== JK ==
==> flow/design.v <==
`timescale 1ns / 1ps
module decoder(
    input [1:0] in,
    output reg [3:0] out
    );
    always @(*) begin
        case(in)
            2'b00: out = 4'b1000;
            2'b01: out = 4'b0100;
            2'b10: out = 4'b0010;
            2'b11: out = 4'b0001;
        endcase
    end
endmodule
`timescale 1ns / 1ps
module ARITHMATIC_UNIT #(parameter width = 16)(
    input [width - 1:0] A,
    input [width - 1:0] B,
    input [1:0] ALU_FUN,
    input clk,rst,
    input Arith_Enable,
    output reg [width - 1:0] Arith_OUT,
    output reg Carry_OUT,
    output reg Arith_Flag
    );
    always@(posedge clk or negedge rst) begin
        if (!rst) begin
            Arith_OUT <= 0;
            Arith_Flag <= 0;
            Carry_OUT <= 0;        
        end
        else if (Arith_Enable) begin
            Arith_OUT <= 0;
            Carry_OUT <= 0;
            Arith_Flag <= 1;
            case (ALU_FUN)
                2'b00:
                begin
                    {Carry_OUT,Arith_OUT} <= A+B;
                end
                2'b01:
                begin
                    {Carry_OUT,Arith_OUT} <= A-B;
                end
                2'b10:
                begin
                    {Carry_OUT,Arith_OUT} <= A*B;
                end                
                2'b11:
                begin
                    {Carry_OUT,Arith_OUT} <= (B == 0) ? {1'b0, {width{1'b1}}} : A/B;
                end                
            endcase
        end
        else begin
            Arith_OUT <= 0;
            Arith_Flag <= 0;
            Carry_OUT <= 0;            
        end
    end
endmodule
`timescale 1ns / 1ps
module Logic_Unit #(parameter width = 16)(
    input [width - 1:0] A,
    input [width - 1:0] B,
    input [1:0] ALU_FUN,
    input clk,rst,
    input Logic_Enable,
    output reg [width - 1:0] Logic_OUT,
    output reg Logic_Flag
    );
 always@(posedge clk or negedge rst) begin
        if (!rst) begin
            Logic_OUT <= 0;
            Logic_Flag <= 0;
        end
        else if (Logic_Enable) begin
            Logic_OUT <= 0;
            Logic_Flag <= 1;
            case (ALU_FUN)
                2'b00:
                begin
                    Logic_OUT <= A&B;
                end
                2'b01:
                begin
                    Logic_OUT <= A|B;
                end
                2'b10:
                begin
                    Logic_OUT <= ~(A&B);
                end                
                2'b11:
                begin
                    Logic_OUT <= ~(A|B);
                end                
            endcase
        end
        else begin
            Logic_OUT <= 0;
            Logic_Flag <= 0;
        end
    end
endmodule
`timescale 1ns / 1ps
module CMP_Unit #(parameter width = 16)(
    input [width - 1:0] A,
    input [width - 1:0] B,
    input [1:0] ALU_FUN,
    input clk,rst,
    input CMP_Enable,
    output reg [width - 1:0] CMP_OUT,
    output reg CMP_Flag
    );
always@(posedge clk or negedge rst) begin
        if (!rst) begin
            CMP_OUT <= 0;
            CMP_Flag <= 0;
        end
        else if (CMP_Enable) begin
            CMP_OUT <= 0;
            CMP_Flag <= 1;
            case (ALU_FUN)
                2'b00:
                begin
                    CMP_OUT <= 0;
                end
                2'b01:
                begin
                    CMP_OUT <= (A==B);
                end
                2'b10:
                begin
                    CMP_OUT <= (A>B)? 2:0;
                end                
                2'b11:
                begin
                    CMP_OUT <= (A<B)? 3:0;
                end                
            endcase
        end
        else begin
            CMP_OUT <= 0;
            CMP_Flag <= 0;
        end
    end
endmodule
`timescale 1ns / 1ps
module Shift_Unit #(parameter width = 16)(
    input [width - 1:0] A,
    input [width - 1:0] B,
    input [1:0] ALU_FUN,
    input clk,rst,
    input Shift_Enable,
    output reg [width - 1:0] Shift_OUT,
    output reg Shift_Flag
    );
always@(posedge clk or negedge rst) begin
        if (!rst) begin
            Shift_OUT <= 0;
            Shift_Flag <= 0;
        end
        else if (Shift_Enable) begin
            Shift_OUT <= 0;
            Shift_Flag <= 1;
            case (ALU_FUN)
                2'b00:
                begin
                    Shift_OUT <= A>>1;
                end
                2'b01:
                begin
                    Shift_OUT <= A<<1;
                end
                2'b10:
                begin
                    Shift_OUT <= B>>1;
                end                
                2'b11:
                begin
                    Shift_OUT <= B<<1;
                end                
            endcase
        end
        else begin
            Shift_OUT <= 0;
            Shift_Flag <= 0;
        end
    end
endmodule
`timescale 1ns / 1ps
module ALU_TOP #(parameter width = 16)(
    input [width - 1:0] A,
    input [width - 1:0] B,
    input [3:0] ALU_FUN,
    input clk,rst,
    output  [width - 1:0] Arith_OUT,
    output  Carry_OUT,
    output  Arith_Flag,
    output  [width - 1:0] Logic_OUT,
    output  Logic_Flag,
    output  [width - 1:0] CMP_OUT,
    output  CMP_Flag,
    output  [width - 1:0] Shift_OUT,
    output  Shift_Flag
    );
wire [3:0] enables;
decoder d0 (ALU_FUN[3:2],enables);
ARITHMATIC_UNIT #(width) d1 (A,B,ALU_FUN[1:0],clk,rst,enables[3],Arith_OUT,Carry_OUT,Arith_Flag);
Logic_Unit #(width) d2 (A,B,ALU_FUN[1:0],clk,rst,enables[2],Logic_OUT,Logic_Flag);
CMP_Unit #(width) d3 (A,B,ALU_FUN[1:0],clk,rst,enables[1],CMP_OUT,CMP_Flag);
Shift_Unit #(width) d4 (A,B,ALU_FUN[1:0],clk,rst,enables[0],Shift_OUT,Shift_Flag);
endmodule
clock: 19.6 ns
lec_check: 0
cap_margin: 5
cell_pad_in_sites_detail_placement: 2
core_aspect_ratio: 0.51
core_margin: 4
core_utilization: 40
cts_cluster_size: 64
hold_slack_margin: -0.02
max_routing_layer: met4
min_routing_layer: met2
slew_margin: 10
tns_end_percent: 75
run.sh (not shown) runs the stock make flow with config.mk's settings and CLKGATE_MAP_FILE=.
detailed placement (3_5_place_dp): JK exited with error
diff inputs: JK => MS
# JK
export LEC_CHECK = 0
export CAP_MARGIN = 5
export CELL_PAD_IN_SITES_DETAIL_PLACEMENT = 2
export CORE_ASPECT_RATIO = 0.51
export CORE_MARGIN = 4
export CORE_UTILIZATION = 40
export CTS_CLUSTER_SIZE = 64
export HOLD_SLACK_MARGIN = -0.02
export MAX_ROUTING_LAYER = met4
export MIN_ROUTING_LAYER = met2
export SLEW_MARGIN = 10
export TNS_END_PERCENT = 75
create_clock -name core_clock -period 19.6 [get_ports {clk}]
# MS
export LEC_CHECK = 0
export CAP_MARGIN = 20
export CORE_MARGIN = 2
export CORE_UTILIZATION = 40
export SLEW_MARGIN = 20
create_clock -name core_clock -period 32.5 [get_ports {clk}]
[summary]
MS was carried through to the last stage, and its layout satisfied the timing, DRC and antenna checks. From JK to MS the numbers moved as follows: overall die width -85 um, number of rows created at floorplan +about 40%. The final weighted congestion in routability-driven placement in MS sits about 14% below the value recorded for JK. Comparing MS against JK, there is no change at all in chip area from the yosys synthesis statistics. Compared with JK, in MS instance count of the mapped netlist ~0 delta, vertical extent of the die saw an increase, area enclosed by the die boundary -1900 um^2, effective utilization at floorplan lost 0.64 points.
diff inputs: MS => AL
# MS
export LEC_CHECK = 0
export CAP_MARGIN = 20
export CORE_MARGIN = 2
export CORE_UTILIZATION = 40
export SLEW_MARGIN = 20
create_clock -name core_clock -period 32.5 [get_ports {clk}]
# AL
export LEC_CHECK = 0
export CAP_MARGIN = 20
export CORE_MARGIN = 2
export CORE_UTILIZATION = 20
export SLEW_MARGIN = 20
create_clock -name core_clock -period 32.5 [get_ports {clk}]
## What came out
Between MS and AL, the difference in power consumption is negligible.
Going from MS to AL, maximum frequency grew slightly.
AL vs. MS: non-clock buffer contribution to total cell area went down, global-route wire length before repair shows an increase of about 0.4%.
Inputs modified between AL and TR:
# AL
export LEC_CHECK = 0
export CAP_MARGIN = 20
export CORE_MARGIN = 2
export CORE_UTILIZATION = 20
export SLEW_MARGIN = 20
create_clock -name core_clock -period 32.5 [get_ports {clk}]
# TR
export LEC_CHECK = 0
export ABC_AREA = 1
export CAP_MARGIN = 20
export CORE_MARGIN = 2
export CORE_UTILIZATION = 72
export CTS_CLUSTER_DIAMETER = 212
export CTS_CLUSTER_SIZE = 72
export PLACE_DENSITY = 0.37
export SLEW_MARGIN = 20
create_clock -name core_clock -period 16.8 [get_ports {clk}]
- No final results exist for TR, since it was stopped by error DPL-0038 during clock tree synthesis (4_1_cts).
- AL → TR: count of distinct cell types in the synthesized netlist -about 30%, detailed placer's ending HPWL +8.7%, post-synth area from yosys stat -about 0.7%.
Relative to TR, the following input files were edited for PW:
# TR
export LEC_CHECK = 0
export ABC_AREA = 1
export CAP_MARGIN = 20
export CORE_MARGIN = 2
export CORE_UTILIZATION = 72
export CTS_CLUSTER_DIAMETER = 212
export CTS_CLUSTER_SIZE = 72
export PLACE_DENSITY = 0.37
export SLEW_MARGIN = 20
create_clock -name core_clock -period 16.8 [get_ports {clk}]
# PW
export LEC_CHECK = 0
export CAP_MARGIN = 20
export CORE_MARGIN = 2
export CORE_UTILIZATION = 58
export SLEW_MARGIN = 20
create_clock -name core_clock -period 27.2 [get_ports {clk}]
Notes after the runs:
PW reports a higher setup slack after placement than TR does. The run showing the greater effective utilization at floorplan is TR. [flow] PW | stages: complete | final checks: fail | reason: setup timing. PW vs TR, parity-gate share of the synthesized area counting xor and xnor cells went up by 1.3 points. PW: half-perimeter wire length after detailed placement 5.0% below TR. Looking at number of placement rows, PW sits above TR. Compared with TR, in PW instance tally after logic synthesis lower; number of standard cells reported by yosys lower; post-synth area from yosys stat higher.
No activity file was given, so power comes from the tool's default toggle rates.
